== run A ==
## Risc_32_bit
module Risc_32_bit
(
  input         clk       ,
  input         rst_n     ,
  output [31:0] imem_addr ,
  input  [31:0] imem_rdata,
  output [31:0] dmem_addr ,
  output [31:0] dmem_wdata,
  output        dmem_we   ,
  input  [31:0] dmem_rdata
);
Size: about 7100 cells after synthesis, roughly 1400 flip-flops, ~160 I/O pins, ~0.079 mm2 of cells after synthesis.
make LEC_CHECK=0 CAP_MARGIN=20 CORE_MARGIN=2 CORE_UTILIZATION=40 SLEW_MARGIN=20 finish   # period 7.85 ns
run.sh (not shown) runs the stock make flow with config.mk's settings and CLKGATE_MAP_FILE=.
Run A reached the end of the flow, and the finished layout is clean on the timing, design-rule and antenna checks.
diff inputs: run A => run B
Settings: CORE_UTILIZATION now 66, was 40; CTS_CLUSTER_SIZE now 54, previously not set; the clock period (ns, I/O delays scaled along) now 5.07, was 7.85.
Notes after the runs:
FAIL run B @ global routing: tool exited with error
Per the final summary, run A finished and its layout is clean on timing, DRC and antenna.
Run B vs run A: floorplan core area down in run B
Re placer's final routability congestion estimate: run B and run A aren't equal, and the lower value belongs to run A.
Compared with run A, in run B number of standard cells after synthesis level; area share of and/or/nand/nor cells after synthesis did not really move; count of instances resized after the clock tree is built climbed 160.
Summary of run B over run A: number of standard-cell rows in the floorplan dropped about 22%; die size dropped 0.078 mm2; core utilization before placement climbed 26 points; width of the die dropped 22%; area after detailed placement climbed 3.2%.
Looking at placed wire-length estimate across both flows, run B is the weaker of the two, with run A ahead.
Setup changes, run B to run C
Settings: changing CORE_UTILIZATION from 66 to 43; removing CTS_CLUSTER_SIZE (formerly 54); changing the clock period (ns, I/O delays scaled along) from 5.07 to 4.41.
## What came out
What the final checks of run C revealed, after a flow that finished every stage, was a layout that fails on negative setup slack. Run C -> run B: number of cells in the yosys synthesis report delta 0, exact match. Looking at row count, run C sits about 24% above run B. | pre-CTS setup slack | run C vs run B | 0.51 ns lower |. [compare] base=run B new=run C: instance count of the mapped netlist essentially unchanged, total number of clock tree sinks has remained practically unchanged. On placeable core region: between run B and run C, it ends up higher for run C. Going from run B to run C, width of the die now larger, count of instances resized after the clock tree is built now smaller, weighted congestion at the end of routability-driven global placement now smaller.
For run D, these inputs were changed with respect to run C:
Settings: a change of CORE_UTILIZATION from 43 to 66; a change of the clock period (ns, I/O delays scaled along) from 4.41 to 5.85.
- Of run D and run C, it is run D that has the higher combinational share of cell area.
- Of run C and run D, only run D finishes the flow clean.
- Global-route wire length before repair (higher): run C
- Fmax: run D below run C
- Between run D and run C, it is run D whose worst hold slack is higher, by 0.055 ns.
The inputs of run E differ from those of run D as listed below.
Settings: a change of CORE_UTILIZATION from 66 to 10; a change of the clock period (ns, I/O delays scaled along) from 5.85 to 11.5.
[summary]
Number of clock buffers inserted by TritonCTS for run E: 9 up relative to run D
Of run D and run E, the lower via count belongs to run E.
The end point of the critical path comes out State_IF_if.Reg_PC_i.pc_curr[29] in one run and State_IF_if.Reg_PC_i.pc_curr[31] in the other, namely in run E and run D respectively.
Of run D and run E, the lower filler cell count belongs to run D.
Overall die area up 550% in run E wrt run D
NOTE: final critical-path share of the clock period in run E falls short of that of run D

* * *

Setup of the reference run:
Starting RTL as in the previous note.
// Risc_32_bit
module Risc_32_bit
(
  input         clk       ,
  input         rst_n     ,
  output [31:0] imem_addr ,
  input  [31:0] imem_rdata,
  output [31:0] dmem_addr ,
  output [31:0] dmem_wdata,
  output        dmem_we   ,
  input  [31:0] dmem_rdata
);
clock: 7.58 ns
lec_check: 0
cap_margin: 20
cell_pad_in_sites_global_placement: 3
core_margin: 4
core_utilization: 71
cts_cluster_diameter: 395
cts_cluster_size: 33
gpl_routability_driven: 0
gpl_timing_driven: 1
place_density: 0.77
setup_slack_margin: 1.82
slew_margin: 20
The reference run: aborted in global placement without I/O (tool error)
For the trial run, these inputs were changed with respect to the reference run:
Settings: a change of CTS_CLUSTER_DIAMETER from 395 to 81; an added CORE_ASPECT_RATIO of 1.07; a change of SETUP_SLACK_MARGIN from 1.82 to 1.17; a deleted GPL_TIMING_DRIVEN that had been 1; a deleted GPL_ROUTABILITY_DRIVEN that had been 0; a deleted PLACE_DENSITY that had been 0.77; a change of CORE_MARGIN from 4 to 2; an added CELL_PAD_IN_SITES_DETAIL_PLACEMENT of 0; an added ABC_AREA of 0; a change of CAP_MARGIN from 20 to 5; a change of CTS_CLUSTER_SIZE from 33 to 86; a deleted CELL_PAD_IN_SITES_GLOBAL_PLACEMENT that had been 3; a change of the clock period (ns, I/O delays scaled along) from 7.58 to 4.79.
Results
What ended the trial run was a tool error in global routing; the run never finished.
Delta (the trial run minus the reference run): synthesis-stage register bit count held; die height went up; multiplexer share of the synthesized area now sits at about the same level.
For mapped cell area, the trial run and the reference run come out practically identical.
Compared the reference run against the trial run; sequential share of the synthesized area within noise.
Starting density of the core: lower on the trial run
Number of placement rows up about 4% in the trial run wrt the reference run
Core area (lower): the reference run
In the trial run the area enclosed by the die boundary turned out 2.3% lower than in the reference run.

* * *

Starting RTL as in the previous note.
export LEC_CHECK = 0
export CAP_MARGIN = 20
export CORE_MARGIN = 2
export CORE_UTILIZATION = 40
export SLEW_MARGIN = 20
create_clock -name core_clock -period 8.5 [get_ports {clk}]
Then changed:
CAP_MARGIN = 30   (was 20)
CELL_PAD_IN_SITES_DETAIL_PLACEMENT = 1   (was default)
CTS_CLUSTER_SIZE = 69   (was default)
HOLD_SLACK_MARGIN = 0.28   (was default)
MAX_ROUTING_LAYER = met4   (was default)
SETUP_SLACK_MARGIN = 0.44   (was default)
SLEW_MARGIN = 15   (was 20)
TNS_END_PERCENT = 50   (was default)
What happened:
- The changed run completed with no timing, DRC or antenna violations
- via count increases by 2.7%
- fmax grows by 6.7%
- sequential power barely changes

* * *

Risc_32_bit again, from the RTL that the note above started with.
// Risc_32_bit
module Risc_32_bit
(
  input         clk       ,
  input         rst_n     ,
  output [31:0] imem_addr ,
  input  [31:0] imem_rdata,
  output [31:0] dmem_addr ,
  output [31:0] dmem_wdata,
  output        dmem_we   ,
  input  [31:0] dmem_rdata
);
Settings: LEC_CHECK=0, CAP_MARGIN=20, CORE_MARGIN=2, CORE_UTILIZATION=57, SLEW_MARGIN=20; clock period 4.36 ns.
The starting point finished with negative setup slack left.
Next try:
- ABC_AREA: default -> 0
- CELL_PAD_IN_SITES_DETAIL_PLACEMENT: default -> 0
- CORE_ASPECT_RATIO: default -> 0.74
- CORE_UTILIZATION: 57 -> 72
- CTS_CLUSTER_DIAMETER: default -> 81
- CTS_CLUSTER_SIZE: default -> 47
- PLACE_DENSITY_LB_ADDON: default -> 0.0
- SETUP_SLACK_MARGIN: default -> 0.46
- clock period: 4.36 -> 3.37 ns (I/O delays scaled with it)
What happened: Now the flow never finished: it broke off in global routing. Area after synthesis is unchanged. Die area went down by about a fifth. Synthesized cell count stays the same.
Next try:
- ABC_AREA: 0 -> default
- CELL_PAD_IN_SITES_DETAIL_PLACEMENT: 0 -> default
- CORE_ASPECT_RATIO: 0.74 -> default
- CORE_UTILIZATION: 72 -> 44
- CTS_CLUSTER_DIAMETER: 81 -> default
- CTS_CLUSTER_SIZE: 47 -> default
- PLACE_DENSITY_LB_ADDON: 0.0 -> default
- SETUP_SLACK_MARGIN: 0.46 -> default
- clock period: 3.37 -> 4.36 ns (I/O delays scaled with it)
=> Now the flow finished but fails on negative setup slack. Synthesized cell count stays the same. Die size rose by 63%. Synthesized area is unchanged.
Next try:
- ABC_AREA: default -> 0
- CELL_PAD_IN_SITES_DETAIL_PLACEMENT: default -> 0
- CORE_ASPECT_RATIO: default -> 0.74
- CORE_UTILIZATION: 44 -> 70
- CTS_CLUSTER_DIAMETER: default -> 81
- CTS_CLUSTER_SIZE: default -> 47
- SETUP_SLACK_MARGIN: default -> 1.17
- clock period: 4.36 -> 3.37 ns (I/O delays scaled with it)
Result:
- The new run ended with an error in global routing
- synthesized area stays the same
- synthesized cell count is unchanged
- die area is lower by well over a third

* * *

build 41:
Risc_32_bit again, from the RTL that the note above started with.
export LEC_CHECK = 0
export CAP_MARGIN = 20
export CORE_MARGIN = 2
export CORE_UTILIZATION = 66
export CTS_CLUSTER_SIZE = 54
export SLEW_MARGIN = 20
create_clock -name core_clock -period 5.05 [get_ports {clk}]
Build 41 did not finish; a tool error ended it in global routing.
Edits applied to the flow inputs when going from build 41 to build 82:
# build 41
export LEC_CHECK = 0
export CAP_MARGIN = 20
export CORE_MARGIN = 2
export CORE_UTILIZATION = 66
export CTS_CLUSTER_SIZE = 54
export SLEW_MARGIN = 20
create_clock -name core_clock -period 5.05 [get_ports {clk}]
# build 82
export LEC_CHECK = 0
export CAP_MARGIN = 20
export CORE_MARGIN = 2
export CORE_UTILIZATION = 13
export SLEW_MARGIN = 20
create_clock -name core_clock -period 12.7 [get_ports {clk}]
## What came out
- Build 82: done, clean on timing, DRC and antenna
- Compared with build 41, build 82 shows a standard cell area after detailed placement that is about 4.6% higher.
- | post-place setup slack | build 82 vs build 41 | 6.30 ns higher |
- Reported for build 41 and build 82, xor/xnor cell area share of the yosys netlist turned out identical to the last digit.
- The final reports for build 82 and build 41 show floorplan-stage core utilization lower in the former.
- [build 82 vs build 41] total CTS buffers: higher in build 82
- Re synthesis area per yosys: no difference whatsoever between build 82 and build 41.
- Re synthesized instance count: no difference whatsoever between build 82 and build 41.
- Diff build 41 -> build 82: die area has increased; horizontal extent of the die has increased.
Inputs modified between build 82 and build 42:
# build 82
export LEC_CHECK = 0
export CAP_MARGIN = 20
export CORE_MARGIN = 2
export CORE_UTILIZATION = 13
export SLEW_MARGIN = 20
create_clock -name core_clock -period 12.7 [get_ports {clk}]
# build 42
export LEC_CHECK = 0
export CAP_MARGIN = 20
export CORE_MARGIN = 2
export CORE_UTILIZATION = 40
export CTS_CLUSTER_SIZE = 69
export HOLD_SLACK_MARGIN = 0.28
export SLEW_MARGIN = 20
create_clock -name core_clock -period 8.5 [get_ports {clk}]
Notes after the runs:
Register-to-register slack in build 42 is 4.37 ns below build 82.
Measured against each other, build 42 and build 82 differ in via count of the first global-routing pass, the higher figure coming from build 42.
Going from build 82 to build 42, met1 track utilization from global routing grows by 28 points.
Build 82 vs build 42, critical path's slowest cell: a221oi_1 vs a211oi_2
Compared with build 82, in build 42 data required time at the worst endpoint shrank by 4.26 ns, total power went up.
Looking at count of fill cells added during filler insertion, build 42 sits below build 82.
--- input diff build 42..build 64 ---
# build 42
export LEC_CHECK = 0
export CAP_MARGIN = 20
export CORE_MARGIN = 2
export CORE_UTILIZATION = 40
export CTS_CLUSTER_SIZE = 69
export HOLD_SLACK_MARGIN = 0.28
export SLEW_MARGIN = 20
create_clock -name core_clock -period 8.5 [get_ports {clk}]
# build 64
export LEC_CHECK = 0
export ABC_AREA = 1
export CAP_MARGIN = 30
export CELL_PAD_IN_SITES_DETAIL_PLACEMENT = 1
export CELL_PAD_IN_SITES_GLOBAL_PLACEMENT = 2
export CORE_MARGIN = 2
export CORE_UTILIZATION = 40
export CTS_CLUSTER_DIAMETER = 133
export CTS_CLUSTER_SIZE = 15
export GPL_TIMING_DRIVEN = 0
export HOLD_SLACK_MARGIN = 0.03
export MAX_ROUTING_LAYER = met5
export MIN_ROUTING_LAYER = met2
export SETUP_SLACK_MARGIN = 0.44
export SLEW_MARGIN = 15
export TNS_END_PERCENT = 50
create_clock -name core_clock -period 8.5 [get_ports {clk}]
==> comparison <==
Across build 42 and build 64, a clean result was obtained everywhere but in build 64. global routing: build 64 exited with error. Build 42 → build 64: synthesized area per cell decreased about 30%, chip area in the Yosys report increased about 2.4%. From build 42 to build 64 the numbers moved as follows: core region area increased by 4900 um2 relative to the old numbers, yosys cell count increased by about 44% relative to the old numbers. Synthesized-area fraction occupied by xor and xnor cells: build 64 lower than build 42. Build 42 has lower die width than build 64. Y dimension of the die ended up 1.2% higher on build 64 than on build 42. In build 64 the adder-cell share of the synthesized area turned out 0.45 points higher than in build 42. Re area of placed instances: build 42 and build 64 aren't equal, and the lower value belongs to build 42.
Here is what was changed in the inputs of build 76 compared with build 64.
# build 64
export LEC_CHECK = 0
export ABC_AREA = 1
export CAP_MARGIN = 30
export CELL_PAD_IN_SITES_DETAIL_PLACEMENT = 1
export CELL_PAD_IN_SITES_GLOBAL_PLACEMENT = 2
export CORE_MARGIN = 2
export CORE_UTILIZATION = 40
export CTS_CLUSTER_DIAMETER = 133
export CTS_CLUSTER_SIZE = 15
export GPL_TIMING_DRIVEN = 0
export HOLD_SLACK_MARGIN = 0.03
export MAX_ROUTING_LAYER = met5
export MIN_ROUTING_LAYER = met2
export SETUP_SLACK_MARGIN = 0.44
export SLEW_MARGIN = 15
export TNS_END_PERCENT = 50
create_clock -name core_clock -period 8.5 [get_ports {clk}]
# build 76
export LEC_CHECK = 0
export ABC_AREA = 1
export CAP_MARGIN = 30
export CELL_PAD_IN_SITES_DETAIL_PLACEMENT = 1
export CELL_PAD_IN_SITES_GLOBAL_PLACEMENT = 1
export CORE_MARGIN = 2
export CORE_UTILIZATION = 51
export CTS_CLUSTER_DIAMETER = 133
export CTS_CLUSTER_SIZE = 15
export GPL_TIMING_DRIVEN = 0
export HOLD_SLACK_MARGIN = 0.03
export MAX_ROUTING_LAYER = met5
export MIN_ROUTING_LAYER = met2
export SETUP_SLACK_MARGIN = 0.44
export SLEW_MARGIN = 15
export TNS_END_PERCENT = 50
create_clock -name core_clock -period 8.5 [get_ports {clk}]
==> comparison <==
- Delta (build 76 minus build 64): x dimension of the die lower, global placer's final weighted congestion higher, die size lower, total cell area at the placement stage lower.
- Build 76 never completed, since it errored out during global routing.

* * *

== job 457 ==
Starting RTL as in the previous note.
clock: 13.2 ns
lec_check: 0
cap_margin: 25
cell_pad_in_sites_global_placement: 2
core_margin: 2
core_utilization: 27
cts_cluster_diameter: 127
gpl_routability_driven: 0
gpl_timing_driven: 0
hold_slack_margin: 0.25
max_routing_layer: met4
slew_margin: 20
tns_end_percent: 60
Job 457 went all the way through the flow, and no timing, DRC or antenna check failed.
Modified inputs, job 6425 compared to job 457
# job 457
export LEC_CHECK = 0
export CAP_MARGIN = 25
export CELL_PAD_IN_SITES_GLOBAL_PLACEMENT = 2
export CORE_MARGIN = 2
export CORE_UTILIZATION = 27
export CTS_CLUSTER_DIAMETER = 127
export GPL_ROUTABILITY_DRIVEN = 0
export GPL_TIMING_DRIVEN = 0
export HOLD_SLACK_MARGIN = 0.25
export MAX_ROUTING_LAYER = met4
export SLEW_MARGIN = 20
export TNS_END_PERCENT = 60
create_clock -name core_clock -period 13.2 [get_ports {clk}]
# job 6425
export LEC_CHECK = 0
export CAP_MARGIN = 20
export CORE_MARGIN = 2
export CORE_UTILIZATION = 40
export SLEW_MARGIN = 20
create_clock -name core_clock -period 14.1 [get_ports {clk}]
Results
Between job 6425 and job 457, it is job 6425 whose total power is lower, by 1.5 mW.
Of the two values seen for launch point of the worst path, Reg_MEM_WB_i.wb_rd[3] was produced by job 6425 and Reg_MEM_WB_i.wb_rd[2] by job 457.
Job 6425: global-route met1 utilization higher than job 457
Per the comparison of job 6425 with job 457, total placed instance area decreased about 6%, clock skew decreased 0.074 ns, final area decreased about 6%.
Comparing the two runs side by side, job 6425 comes out ahead of job 457 on die size.
Summary of job 6425 over job 457: non-clock buffer total of the final layout went down, wire length dropped 20%, placed cell count lost 1858.
> inputs changed (job 6425 -> job 9557)
# job 6425
export LEC_CHECK = 0
export CAP_MARGIN = 20
export CORE_MARGIN = 2
export CORE_UTILIZATION = 40
export SLEW_MARGIN = 20
create_clock -name core_clock -period 14.1 [get_ports {clk}]
# job 9557
export LEC_CHECK = 0
export CAP_MARGIN = 20
export CORE_MARGIN = 2
export CORE_UTILIZATION = 61
export CTS_CLUSTER_SIZE = 39
export SETUP_SLACK_MARGIN = 1.11
export SLEW_MARGIN = 20
create_clock -name core_clock -period 4.36 [get_ports {clk}]
==> results <==
Although job 9557 finished all stages, its layout failed final checks on negative setup slack.
Of the two values seen for worst-path cell with the longest stage delay, sky130_fd_sc_hd__a221oi_1 was produced by job 6425 and sky130_fd_sc_hd__a221oi_4 by job 9557.
| floorplan die area | job 9557 vs job 6425 | better |
Number of instances resized during post-cts repair, job 9557 and job 6425: higher on job 9557
| share of power burned in the clock network | job 9557 vs job 6425 | 2.9 points lower |
Diff job 6425 -> job 9557 | met3 usage | increase of 8.0 points
Comparing clock-buffer cell count for job 9557 and job 6425, the smaller number came from job 9557.
Power and IR drop assume default switching activity.
